## lcd_top
module lcd_top(
  input clk,
  input rst,
  input PS2_CLK,
  input PS2_DATA,
  output [7:4] DB,
  output LCD_E,
  output LCD_RS,
  output LCD_RW,
  output [7:0] LED
  );
  wire busy;
  wire cmd;
  wire en;
  wire [7:0] data;
  snaptest LD1 (
    .clk(clk),
    .rst(rst),
    .busy(busy),
	 .PS2_CLK(PS2_CLK),
	 .PS2_DATA(PS2_DATA),
    .cmd(cmd),
    .en(en),
    .data(data),
	 .LED(LED)
    );
  lcd_controller LC1 (
    .clk(clk),
    .rst(rst),
    .en(en),
    .cmd(cmd),
    .data(data),
    .DB(DB),
    .LCD_E(LCD_E),
    .LCD_RS(LCD_RS),
    .LCD_RW(LCD_RW),
    .busy(busy)
    );
endmodule
For scale: roughly 1900 cells after synthesis, about 19 I/O pins, about 25000 um^2 of cells after synthesis.
Settings: LEC_CHECK=0, CAP_MARGIN=20, CORE_MARGIN=2, CORE_UTILIZATION=40, SETUP_SLACK_MARGIN=-1.39, SLEW_MARGIN=20; clock period 14.7 ns.
run.sh (not shown) runs the stock make flow with config.mk's settings and CLKGATE_MAP_FILE=.
==> next run, changes <==
CORE_UTILIZATION = 70   (was 40)
SETUP_SLACK_MARGIN = 2.18   (was -1.39)
clock period = 12.9 ns   (was 14.7 ns; I/O delays follow)
What happened:
- wire length grows by 11%
- clock-buffer cell count shrinks by 1
- total power grows by 13%
- setup slack loses 1.1 ns
- cell count shrinks by 14%
- first-iteration DRC count grows by 79%
- synthesized area does not change
- cell area shrinks by 2.3%
- critical path depth is unchanged


## wip/nickel
Starting RTL as in the previous note.
==> flow/design.v (excerpt) <==
module lcd_top(
  input clk,
  input rst,
  input PS2_CLK,
  input PS2_DATA,
  output [7:4] DB,
  output LCD_E,
  output LCD_RS,
  output LCD_RW,
  output [7:0] LED
  );
  wire busy;
  wire cmd;
  wire en;
  wire [7:0] data;
  snaptest LD1 (
    .clk(clk),
    .rst(rst),
    .busy(busy),
	 .PS2_CLK(PS2_CLK),
	 .PS2_DATA(PS2_DATA),
    .cmd(cmd),
    .en(en),
    .data(data),
	 .LED(LED)
    );
  lcd_controller LC1 (
    .clk(clk),
    .rst(rst),
    .en(en),
    .cmd(cmd),
    .data(data),
    .DB(DB),
    .LCD_E(LCD_E),
    .LCD_RS(LCD_RS),
    .LCD_RW(LCD_RW),
    .busy(busy)
    );
endmodule
==> flow/config.mk <==
export PLATFORM = sky130hd
export DESIGN_NAME = lcd_top
export DESIGN_NICKNAME = lcd_top
export VERILOG_FILES = /design/flow/design.v
export SDC_FILE = /design/flow/constraint.sdc
export NUM_CORES = 4
export LEC_CHECK = 0
export ABC_AREA = 1
export CAP_MARGIN = 20
export CORE_ASPECT_RATIO = 1.76
export CORE_MARGIN = 2
export CORE_UTILIZATION = 40
export GPL_TIMING_DRIVEN = 0
export MAX_ROUTING_LAYER = met4
export PLACE_DENSITY_LB_ADDON = 0.17
export SLEW_MARGIN = 25
export TNS_END_PERCENT = 65
==> flow/constraint.sdc <==
create_clock -name core_clock -period 15.3 [get_ports {clk}]
set_input_delay 3.0600 -clock core_clock [delete_from_list [all_inputs] [get_ports {clk}]]
set_output_delay 3.0600 -clock core_clock [all_outputs]
set_load 0.01 [all_outputs]
In summary, wip/nickel completed successfully, with a layout that passed the timing, design-rule and antenna checks.
Edits applied to the flow inputs when going from wip/nickel to wip/lagoon:
Settings: clearing ABC_AREA, which used to be 1; clearing CORE_ASPECT_RATIO, which used to be 1.76; swapping 40 for 45 in CORE_UTILIZATION; clearing TNS_END_PERCENT, which used to be 65; swapping 25 for 20 in SLEW_MARGIN; clearing PLACE_DENSITY_LB_ADDON, which used to be 0.17; clearing GPL_TIMING_DRIVEN, which used to be 0; clearing MAX_ROUTING_LAYER, which used to be met4; swapping 15.3 for 14.7 in the clock period (ns, I/O delays scaled along).
Across wip/nickel and wip/lagoon, the outcome is the same: a clean finish for every run. When wip/lagoon is set beside wip/nickel, its routed length on met3 turns out to be 410 um smaller. Looking at portion of the post-synthesis area used by sequential elements, wip/lagoon sits above wip/nickel. Diff wip/nickel -> wip/lagoon | number of global-route vias before repair | down by more than a quarter.
Inputs modified between wip/lagoon and wip/delta:
Settings: CORE_UTILIZATION changed from 45 to 66; the clock period (ns, I/O delays scaled along) changed from 14.7 to 12.3.
Notes after the runs:
Between wip/delta and wip/lagoon, the register cell area after layout does not differ in any meaningful way. Final weighted congestion in routability-driven placement, wip/lagoon and wip/delta: larger value in wip/delta. When the final numbers for wip/lagoon and wip/delta were put side by side, the final critical-path setup slack turned out to be greater in wip/lagoon. What wip/lagoon reported for clock-net power has to be multiplied by 1.10 to get the figure for wip/delta. On fraction of power spent switching nets: between wip/lagoon and wip/delta, it ends up higher for wip/delta.
## Diff of input files: wip/pepper against wip/delta
Settings: CTS_CLUSTER_SIZE: unset -> 92; CORE_UTILIZATION: 66 -> 50; the clock period (ns, I/O delays scaled along): 12.3 -> 12.1.
Findings:
- wip/pepper finished all stages; the layout is clean.
- Global-route track usage on met2 in wip/pepper vs wip/delta: down 8.1 points
- Sequential cell area share delta for wip/pepper relative to wip/delta: 0.86 points lower
- Net switching fraction of the power of wip/delta is on par with wip/pepper.
- Changes observed in wip/pepper relative to wip/delta: critical path buffer and inverter count rose 1, power rose about 3.3%, total instance count after detailed placement rose 166, post-detailed-placement cell area rose 280 um2.
- Reported for wip/delta and wip/pepper, mean cell area of the mapped netlist turned out identical to the last digit.
The following lists how wip/garnet was set up differently from wip/pepper:
Settings: CTS_CLUSTER_SIZE removed (was 92); CORE_UTILIZATION changed from 50 to 40; the clock period (ns, I/O delays scaled along) changed from 12.1 to 20.0.
## What came out
- The lower maximum resistive drop on vdd came out of wip/garnet.
- Growth of design area from synthesis to finish was lower in the run labelled wip/pepper.
- The final reports for wip/garnet and wip/pepper show worst setup slack higher in the former.
- Sequential share of layout area in wip/garnet is 0.33 points below wip/pepper.
- Number of H-tree levels delta (wip/pepper -> wip/garnet): insignificant
- met2 routing resource usage after global routing ends up lower on wip/garnet.
- Summary of wip/garnet over wip/pepper: critical path depth fell 4; power has decreased.


lcd_top again, from the RTL that the note above started with.
export LEC_CHECK = 0
export ABC_AREA = 1
export CAP_MARGIN = 20
export CORE_ASPECT_RATIO = 1.76
export CORE_MARGIN = 2
export CORE_UTILIZATION = 40
export GPL_TIMING_DRIVEN = 1
export MAX_ROUTING_LAYER = met4
export MIN_ROUTING_LAYER = met2
export PLACE_DENSITY_LB_ADDON = 0.06
export SLEW_MARGIN = 25
export TNS_END_PERCENT = 65
create_clock -name core_clock -period 16.1 [get_ports {clk}]
The starting point finished with timing, DRC and antenna clean.
Change:
Settings changed: ABC_AREA 1 to unset, CORE_ASPECT_RATIO 1.76 to unset, CORE_UTILIZATION 40 to 66, CTS_CLUSTER_DIAMETER set to 191, GPL_TIMING_DRIVEN 1 to unset, MIN_ROUTING_LAYER met2 to unset, PLACE_DENSITY_LB_ADDON 0.06 to unset, SLEW_MARGIN 25 to 20, TNS_END_PERCENT 65 to unset.
Clock period 16.1 ns to 10.2 ns, I/O delays scaled along.
Routed wire length drops by about 25%.
Core utilization goes up by 29 points.
Sequential power is higher by about 60%.
Combinational power rose by 14%.
Non-clock buffer count goes down by 7.
Clock-buffer cell count goes down by 6.
Design area came out lower by 6.1%.
Change:
Settings changed: CTS_CLUSTER_DIAMETER 191 to 204, MAX_ROUTING_LAYER met4 to unset.
Clock period 10.2 ns to 8.52 ns, I/O delays scaled along.
=> Via count hardly moves. Power goes up by about a fifth. Setup slack gets worse by 0.50 ns. Global-route usage decreases by 1.7 points. Hold slack is about the same. Non-clock buffer count rises by 4. Cell area is about the same. Wire length falls by a few percent.
Change:
Settings changed: ABC_AREA set to 1, CORE_UTILIZATION 66 to 72, CTS_CLUSTER_DIAMETER 204 to unset, SETUP_SLACK_MARGIN set to 1.92.
Clock period 8.52 ns to 8.19 ns, I/O delays scaled along.
Result:
- The changed run finished with capacitance limit, slew limit, setup timing left
- sequential power rises by a few percent
- global-route usage goes up by 15 points
- critical path depth came out higher by 3
- cell count rose by well over a third
- clock skew rises by 0.045 ns
- die size is lower by a few percent
- routed wire length goes up by well over a third
- synthesized cell count goes up by well over a third
- count of clock-buffer cells in the layout increases by 7


## run A
Starting RTL as in the previous note.
clock: 8.19 ns
lec_check: 0
abc_area: 1
cap_margin: 20
core_aspect_ratio: 1.38
core_margin: 2
core_utilization: 72
cts_cluster_diameter: 400
cts_cluster_size: 10
place_density_lb_addon: 0.08
setup_slack_margin: -0.69
slew_margin: 40
tns_end_percent: 15
Run A finished end to end and its layout was clean on timing, DRC and antenna.
Input-level comparison between run B and run A:
- CORE_ASPECT_RATIO no longer set, was 1.38
- SLEW_MARGIN now 20, was 40
- TNS_END_PERCENT no longer set, was 15
- CTS_CLUSTER_SIZE no longer set, was 10
Notes after the runs:
Diff run B and run A: routing usage on met1 lower in run A
In run B the cell count along the critical path turned out 1 higher than in run A.
When run B is measured against run A, its wire length reported by the detailed router turns out 3.5% lower.
The sequential share of cell area of run B and that of run A are within noise of each other.
Looking at final RePlAce weighted congestion across run B and run A, the one that comes out higher is run A.
The post-route cell area was comparable across run B and run A.
Modified inputs, run C compared to run B
- swapping 400 for 387 in CTS_CLUSTER_DIAMETER
- clearing PLACE_DENSITY_LB_ADDON, which used to be 0.08
- swapping -0.69 for 1.22 in SETUP_SLACK_MARGIN
Results
On global-route wire length before repair, run C and run B are basically level. Going from run B to run C, routing usage on met2 shrinks by 0.59 points. Finished layout cell area across run C and run B: no real change. Run C -> run B: number of standard cells after synthesis delta 0, exact match. Compared run C vs run B, and clock buffer count in the final layout is up in run C.
[inputs] run D vs run C
- ABC_AREA removed (was 1)
- CORE_UTILIZATION changed from 72 to 70
- PLACE_DENSITY_LB_ADDON newly set to 0.01
- CTS_CLUSTER_DIAMETER removed (was 387)
- SETUP_SLACK_MARGIN changed from 1.22 to 2.35
--- outcome ---
- Between run C and run D, the total half-perimeter wirelength after legalization and detailed placement is lower for run D.
- Run D ended with less flop share of the area than run C.
- In the reports for run C and run D, the larger synthesized area belongs to run C.
- Summary of the comparison: initial antenna violation count is higher in run D, relative to run C.
- From run C to run D the numbers moved as follows: area taken by flip-flops and latches now sits at about the same level; portion of total power attributed to the clock network went up by 1.4 points; total vias in the final route shows a reduction of 1771.
- First-iteration DRC count: lower on run C
- Side by side, total power turned out higher in run D than in run C.
- Delta(wire length reported by the detailed router, run D - run C) > 0
Power figures rest on the tool's default switching activity, not on a simulated workload.
